v38:
Design fairArb, start of the top module:
module fairArb (
	input logic [15:0] bids,
	output logic [15:0] wins,
	input logic get_next_win,
	input logic clk,
	input logic rst
		);
Size in the first run: roughly 540 cells after synthesis, about 23 flip-flops, about 35 I/O pins.
Settings: LEC_CHECK=0, ABC_AREA=1, CAP_MARGIN=20, CORE_ASPECT_RATIO=0.5, CORE_MARGIN=9, CORE_UTILIZATION=60, CTS_CLUSTER_DIAMETER=23, CTS_CLUSTER_SIZE=99, SETUP_SLACK_MARGIN=0.66, SLEW_MARGIN=20, TNS_END_PERCENT=5; clock period 4.0 ns.
run.sh (not shown) runs the stock make flow with config.mk's settings and CLKGATE_MAP_FILE=.
Input changes introduced in v23 (baseline for comparison: v38):
Settings: CORE_UTILIZATION: 60 -> 40; SETUP_SLACK_MARGIN: 0.66 -> unset; CTS_CLUSTER_DIAMETER: 23 -> 344; ABC_AREA: 1 -> unset; CORE_ASPECT_RATIO: 0.5 -> unset.
Notes after the runs:
v23 did not stop at any stage, and its layout met the timing, design-rule and antenna checks. v38 vs v23, launching instance or port of the critical path: priority_f[0]$_SDFFE_PN0P_ vs bids[1]. Diff v38 -> v23 | final setup slack of the worst path | decrease of 0.41 ns. Against v38 as the reference, v23 delivers a higher global-route wire length before repair. Power in combinational cells (v38 / v23): 1.2. Measured against v23, the via count of the routed design of v38 comes out at 1.12 times the reference value.
For v1, these inputs were changed with respect to v23:
Settings: CORE_UTILIZATION changed from 40 to 57; CTS_CLUSTER_SIZE removed (was 99); CORE_MARGIN changed from 9 to 2; CTS_CLUSTER_DIAMETER removed (was 344); SETUP_SLACK_MARGIN newly set to 0.71.
--- outcome ---
- Sort v1 and v23 by timing-limited maximum frequency, ascending, and v23 comes first.
- Delta(cell count, v1 - v23) > 0
- v1 vs. v23: final critical-path share of the clock period -2.3 points, arrival time at the worst endpoint -0.08 ns, antenna diode instance count ~0 delta.
- v1 reached the final stage; the timing, design-rule and antenna checks on its layout passed.
- v1 vs v23, type of the worst setup path: reg2reg vs in2reg
- v1 vs. v23: static leakage increased about 14%, setup slack increased 0.092 ns, count of instances resized after the clock tree is built increased 55, total length of routed met3 wires increased about 130%, maximum level of the CTS H-tree essentially unchanged.

fairArb again, from the RTL that the note above started with.
clock: 4.0 ns
lec_check: 0
abc_area: 1
cap_margin: 20
core_aspect_ratio: 0.5
core_margin: 10
core_utilization: 50
cts_cluster_diameter: 25
hold_slack_margin: -0.07
slew_margin: 20
The starting point completed without violations.
Rerun with:
Settings changed: CORE_MARGIN 10 to 2, CORE_UTILIZATION 50 to 60, CTS_CLUSTER_DIAMETER 25 to default, TNS_END_PERCENT from default to 5.
- The new run finished with timing, DRC and antenna clean
- synthesized cell count does not change
- design area drops slightly
- count of clock-buffer cells in the layout does not change
- hold slack improves by 3.4 ps
- synthesized area stays the same
- die area drops by well over a third
- global-route usage climbs by 18 points
- cell count drops by a few percent
Rerun with:
Settings changed: ABC_AREA 1 to default, CORE_ASPECT_RATIO 0.5 to default, CORE_UTILIZATION 60 to 57, HOLD_SLACK_MARGIN -0.07 to default, SETUP_SLACK_MARGIN from default to 0.65.
Effect: The changed run completed without violations. Worst setup slack improved by 74 ps. Cell area is higher by 23%. Area after synthesis barely changes.
Rerun with:
Settings changed: CORE_UTILIZATION 57 to 40, SETUP_SLACK_MARGIN 0.65 to default, TNS_END_PERCENT 5 to default.
=> The new run finished clean; synthesized area does not change; hold slack loses 28 ps; fmax fell by 6.5%; design area goes down by 7.7%; worst setup slack gets worse by 240 ps.

fairArb again, from the RTL that the note above started with.
clock: 4.0 ns
lec_check: 0
cap_margin: 10
core_aspect_ratio: 0.88
core_margin: 2
core_utilization: 40
min_routing_layer: met1
place_density_lb_addon: 0.26
slew_margin: 20
The first run completed with no timing, DRC or antenna violations.
Next try:
CELL_PAD_IN_SITES_DETAIL_PLACEMENT = 1   (was default)
GPL_TIMING_DRIVEN = 0   (was default)
MIN_ROUTING_LAYER = met2   (was met1)
SETUP_SLACK_MARGIN = 1.11   (was default)
SLEW_MARGIN = 25   (was 20)
TNS_END_PERCENT = 5   (was default)
- The changed run stopped in 5_1_grt, error GRT-0116
- die area does not change
- synthesized cell count is unchanged
- area after synthesis does not change
Next try:
CELL_PAD_IN_SITES_DETAIL_PLACEMENT = default   (was 1)
HOLD_SLACK_MARGIN = 0.24   (was default)
MIN_ROUTING_LAYER = met1   (was met2)
SETUP_SLACK_MARGIN = default   (was 1.11)
SLEW_MARGIN = 20   (was 25)
This time the run went through all stages and came out clean.
Synthesized cell count does not change.
Die area stays the same.
Area after synthesis does not change.
Next try:
CAP_MARGIN = 20   (was 10)
CORE_ASPECT_RATIO = default   (was 0.88)
GPL_TIMING_DRIVEN = default   (was 0)
HOLD_SLACK_MARGIN = default   (was 0.24)
MAX_ROUTING_LAYER = met4   (was default)
MIN_ROUTING_LAYER = default   (was met1)
PLACE_DENSITY_LB_ADDON = default   (was 0.26)
TNS_END_PERCENT = 85   (was 5)
Outcome: The new run finished clean. Via count rises by 1.6%. Clock power is about the same. Sequential power rises by about 5%. Hold slack improves by 0.013 ns. Final area rises by 8.8%. Fmax rises by 0.94%. Count of clock-buffer cells in the layout is unchanged. Global-route usage rises by 1.7 points. Routed wire length falls by 1.9%. Setup slack improves by 0.036 ns.

== run 1 ==
fairArb again, from the RTL that the note above started with.
Settings: LEC_CHECK=0, ABC_AREA=1, CAP_MARGIN=20, CORE_ASPECT_RATIO=0.5, CORE_MARGIN=9, CORE_UTILIZATION=60, CTS_CLUSTER_DIAMETER=25, CTS_CLUSTER_SIZE=99, SLEW_MARGIN=20, TNS_END_PERCENT=5; clock period 4.0 ns.
What run 2 does differently from run 1 at the input level:
- CORE_UTILIZATION now 44, was 60
- CTS_CLUSTER_DIAMETER now 374, was 25
- ABC_AREA no longer set, was 1
[summary]
Changes observed in run 2 relative to run 1: internal power now sits higher, combinational power share now sits lower, global-route wire length before repair now sits higher, fraction of area in clock buffers and inverters now sits higher. In the tables for run 1 and run 2, cell count listed in synth_stat.txt reads lower with run 2. Between run 1 and run 2, maximum clock frequency is higher for run 1, run 2 comes in under that. The synthesized cell count of run 2 is lower than that of run 1. Summary of the comparison: total power is higher in run 2, relative to run 1. Diff run 1 and run 2: routed wirelength normalized by instance count lower in run 1. Compared with run 1, run 2 ends up with more cell area. Sort run 1 and run 2 by total number of cells along the worst setup path, ascending, and run 2 comes first.
Input-level comparison between run 3 and run 2:
- ABC_AREA now 1, previously not set
- PLACE_DENSITY now 0.35, previously not set
- CORE_UTILIZATION now 40, was 44
- CTS_CLUSTER_DIAMETER now 344, was 374
### Flow results
- The run showing the greater multi-input combinational cell count is run 3.
- Run 3 vs. run 2: portion of the layout cell area used by non-clock buffers went down by 12 points.
- Going from run 2 to run 3, fraction of the mapped netlist area in simple logic gates moved up, count of buffering cells on the critical path with inverters included moved down, fraction of met3 tracks used by global routing moved down.
- Compared with run 2, run 3 shows a multi-input gate area in the final layout that is 150 um^2 lower.
- Average wire length per cell after detail routing, run 3 and run 2: lower on run 3
- Per the comparison of run 3 with run 2, inserted tap cell count increased 15, number of non-clock buffers in the layout decreased 65.

build 7:
fairArb again, from the RTL that the note above started with.
clock: 3.77 ns
lec_check: 0
cap_margin: 5
core_margin: 2
core_utilization: 66
cts_cluster_diameter: 37
hold_slack_margin: -0.09
setup_slack_margin: 0.52
slew_margin: 20
Build 7: DPL-0038 in 5_1_grt -> run aborted
Relative to build 7, the following input files were edited for build 78:
diff --git a/flow/config.mk b/flow/config.mk
--- a/flow/config.mk
+++ b/flow/config.mk
@@ -8 +8 @@
-export CAP_MARGIN = 5
+export CAP_MARGIN = 20
@@ -10,4 +10 @@
-export CORE_UTILIZATION = 66
-export CTS_CLUSTER_DIAMETER = 37
-export HOLD_SLACK_MARGIN = -0.09
-export SETUP_SLACK_MARGIN = 0.52
+export CORE_UTILIZATION = 65
==> flow/constraint.sdc <==
create_clock -name core_clock -period 3.26 [get_ports {clk}]
set_input_delay 0.6520 -clock core_clock [delete_from_list [all_inputs] [get_ports {clk}]]
set_output_delay 0.6520 -clock core_clock [all_outputs]
set_load 0.01 [all_outputs]
==> results <==
Height of the chip: build 7 and build 78 compared, higher one is build 78
Build 78 did not finish: a tool error stopped it during 4_1_cts.
Diff build 7 -> build 78: weighted congestion at the end of routability-driven global placement went down 0.012, core area now sits higher, post-placement setup slack decreased by 0.44 ns relative to the old numbers, post-placement cell area went up by about 10%.
Build 78 gives more die width than build 7 did.
Status: post-synthesis cell count parity (build 78, build 7)
Going from build 7 to build 78, total cell area reported by yosys after synthesis roughly the same, die area climbed about 1.4%.
diff inputs: build 78 => build 8
diff --git a/flow/config.mk b/flow/config.mk
--- a/flow/config.mk
+++ b/flow/config.mk
@@ -10 +10,2 @@
-export CORE_UTILIZATION = 65
+export CORE_UTILIZATION = 58
+export SETUP_SLACK_MARGIN = -0.25
==> flow/constraint.sdc <==
create_clock -name core_clock -period 2.72 [get_ports {clk}]
set_input_delay 0.5440 -clock core_clock [delete_from_list [all_inputs] [get_ports {clk}]]
set_output_delay 0.5440 -clock core_clock [all_outputs]
set_load 0.01 [all_outputs]
==> comparison <==
Initial core utilization in build 8 is 6.3 points lower than in build 78. Build 78 got as far as 4_1_cts, where a tool error ended the run. Stage in which a tool error killed build 8: 4_1_cts. Build 8 reports a higher total placed cells including tap cells than build 78 does. The run showing the smaller last weighted congestion value of the routability-driven placer is build 78. Going from build 78 to build 8, vertical die size increased 3.8 microns, total cells reported by yosys after synthesis comparable.
diff inputs: build 8 => build 62
diff --git a/flow/config.mk b/flow/config.mk
--- a/flow/config.mk
+++ b/flow/config.mk
@@ -11 +10,0 @@
-export SETUP_SLACK_MARGIN = -0.25
==> flow/constraint.sdc <==
create_clock -name core_clock -period 3.47 [get_ports {clk}]
set_input_delay 0.6940 -clock core_clock [delete_from_list [all_inputs] [get_ports {clk}]]
set_output_delay 0.6940 -clock core_clock [all_outputs]
set_load 0.01 [all_outputs]
==> results <==
- Build 62: it failed with a tool error in 5_1_grt, so there are no final results.
- Of build 8 and build 62, the run reporting the higher placed cell area was build 8.
- The instance tally after logic synthesis of build 62 and that of build 8 are within noise of each other.
- Diff build 8 -> build 62: global placement routability congestion moved down; estimated wirelength of the detail-placed design now smaller; yosys synthesis chip area ~0 delta.

fairArb again, from the RTL that the note above started with.
==> flow/design.v (excerpt) <==
module fairArb (
	input logic [15:0] bids,
	output logic [15:0] wins,
	input logic get_next_win,
	input logic clk,
	input logic rst
		);
==> flow/config.mk <==
export PLATFORM = sky130hd
export DESIGN_NAME = fairArb
export DESIGN_NICKNAME = fairArb
export VERILOG_FILES = /design/flow/design.v
export SDC_FILE = /design/flow/constraint.sdc
export NUM_CORES = 4
export LEC_CHECK = 0
export ABC_AREA = 1
export CAP_MARGIN = 20
export CORE_MARGIN = 2
export CORE_UTILIZATION = 60
export CTS_CLUSTER_DIAMETER = 239
export CTS_CLUSTER_SIZE = 95
export PLACE_DENSITY = 0.37
export SLEW_MARGIN = 20
export TNS_END_PERCENT = 5
==> flow/constraint.sdc <==
create_clock -name core_clock -period 3.81 [get_ports {clk}]
set_input_delay 0.7620 -clock core_clock [delete_from_list [all_inputs] [get_ports {clk}]]
set_output_delay 0.7620 -clock core_clock [all_outputs]
set_load 0.01 [all_outputs]
The baseline finished with timing, DRC and antenna clean.
Then changed:
--- a/flow/config.mk
+++ b/flow/config.mk
@@ -8 +7,0 @@
-export ABC_AREA = 1
@@ -12,2 +10,0 @@
-export CTS_CLUSTER_DIAMETER = 239
-export CTS_CLUSTER_SIZE = 95
@@ -16 +12,0 @@
-export TNS_END_PERCENT = 5
==> flow/constraint.sdc (replaced) <==
create_clock -name core_clock -period 5.24 [get_ports {clk}]
set_input_delay 1.0480 -clock core_clock [delete_from_list [all_inputs] [get_ports {clk}]]
set_output_delay 1.0480 -clock core_clock [all_outputs]
set_load 0.01 [all_outputs]
Result: Setup slack gains 0.45 ns; wire length came out lower by 1.4%; power came out lower by 37%; clock-buffer cell count came out higher by 1; global-route usage came out lower by 1.9 points; die size is about the same; clock skew barely changes; final area came out lower by 0.72%; hold slack gains 0.015 ns; utilization came out lower by 1.0 points; cell count came out lower by 27%.

run A:
fairArb again, from the RTL that the note above started with.
make LEC_CHECK=0 CAP_MARGIN=20 CORE_MARGIN=2 CORE_UTILIZATION=66 CTS_CLUSTER_SIZE=51 SETUP_SLACK_MARGIN=-0.03 SLEW_MARGIN=20 finish   # period 2.65 ns
Run A failed in 3_5_place_dp with DPL-0038.
Setup changes, run A to run B
- setting HOLD_SLACK_MARGIN to -0.09 for the first time
- removing CTS_CLUSTER_SIZE (formerly 51)
- changing SETUP_SLACK_MARGIN from -0.03 to -0.28
- changing the clock period (ns, I/O delays scaled along) from 2.65 to 3.77
Notes after the runs:
Reported for run A and run B, starting utilization of the core area turned out identical to the last digit.
Going from run A to run B, count of mapped cells out of synthesis barely changed; final weighted congestion in routability-driven placement shows a reduction of about 1.6%; fraction of registers with async set/reset comparable.
Number of cell instances after yosys synthesis came out exactly the same in run A and run B.
The layout from run B, despite a flow that completed every stage, fails the layout checks, with the failing checks listed as setup timing.
Setup changes, run B to run C
- swapping 66 for 58 in CORE_UTILIZATION
- clearing HOLD_SLACK_MARGIN, which used to be -0.09
- swapping -0.28 for 0.71 in SETUP_SLACK_MARGIN
- swapping 3.77 for 2.65 in the clock period (ns, I/O delays scaled along)
==> comparison <==
Going from run B to run C, final HPWL from detailed placement now sits higher; chip height now sits higher; cell count after placement now sits higher; die boundary width now sits higher. In the metrics for run C and run B, the one carrying the higher die size is run C. Status(run C) = ERROR, stage = 4_1_cts.
> inputs changed (run C -> run D)
- SETUP_SLACK_MARGIN no longer set, was 0.71
- CORE_UTILIZATION now 70, was 58
- the clock period (ns, I/O delays scaled along) now 3.75, was 2.65
## What came out
The log for run D ends in 4_1_cts with error DPL-0033, so the run never completed. Area inside the core boundary for run D: about 16% down relative to run C. Cmp run D and run C / vertical die dimension / higher: run C. Comparing run D and run C, die area is lower on run D. Final weighted congestion in routability-driven placement, run D and run C, higher one = run D.
Input changes introduced in run E (baseline for comparison: run D):
- setting SETUP_SLACK_MARGIN to 1.01 for the first time
- changing CORE_UTILIZATION from 70 to 64
- setting ABC_AREA to 1 for the first time
- changing the clock period (ns, I/O delays scaled along) from 3.75 to 4.43
Run E | status: complete | timing, DRC, antenna: pass. Between run D and run E, the cell area after synthesis does not differ in any meaningful way. Diff run D -> run E: synthesized area per cell went down by about 30%; total nets after synthesis went up by 158. Run D → run E: count of distinct cell types in the synthesized netlist went down 65%, height of the die went up 2.8 um, total half-perimeter wirelength after legalization and detailed placement went down about 24%, total instance count after detailed placement went up 96. Changes observed in run E relative to run D: total cell area reported by yosys after synthesis saw little to no change, die size now sits higher, number of cells in the yosys synthesis report +158. Between run E and run D, the final weighted congestion in routability-driven placement is higher for run D.
Relative to run E, the following input files were edited for run F:
- ABC_AREA: 1 -> unset
- SETUP_SLACK_MARGIN: 1.01 -> unset
- CORE_UTILIZATION: 64 -> 40
- the clock period (ns, I/O delays scaled along): 4.43 -> 3.75
[summary]
- From run E to run F the numbers moved as follows: clock share of power up 0.2 points, HPWL reported at the end of detailed placement increased about 19%, number of ports placed on the die boundary neither gained nor lost much.
- Relative to run E, post-synthesis average cell area increased by 42% in run F.
- Compare run E and run F | wire length of the first global-routing pass lower: run E
- For run E, the worst setup path startpoint was bids[9], unlike run F, where it was bids[2].
- Run F reports a higher worst relative slew slack than run E does.
- Run F vs. run E: total global-route track usage decreased 12 points; hold slack increased 0.017 ns; minimum setup slack in the final design decreased 0.92 ns.
- Against run E as the reference, run F delivers a lower post-placement cell count.
- The higher maximum vdd drop of run E and run F is in run F.
Power figures rest on the tool's default switching activity, not on a simulated workload.
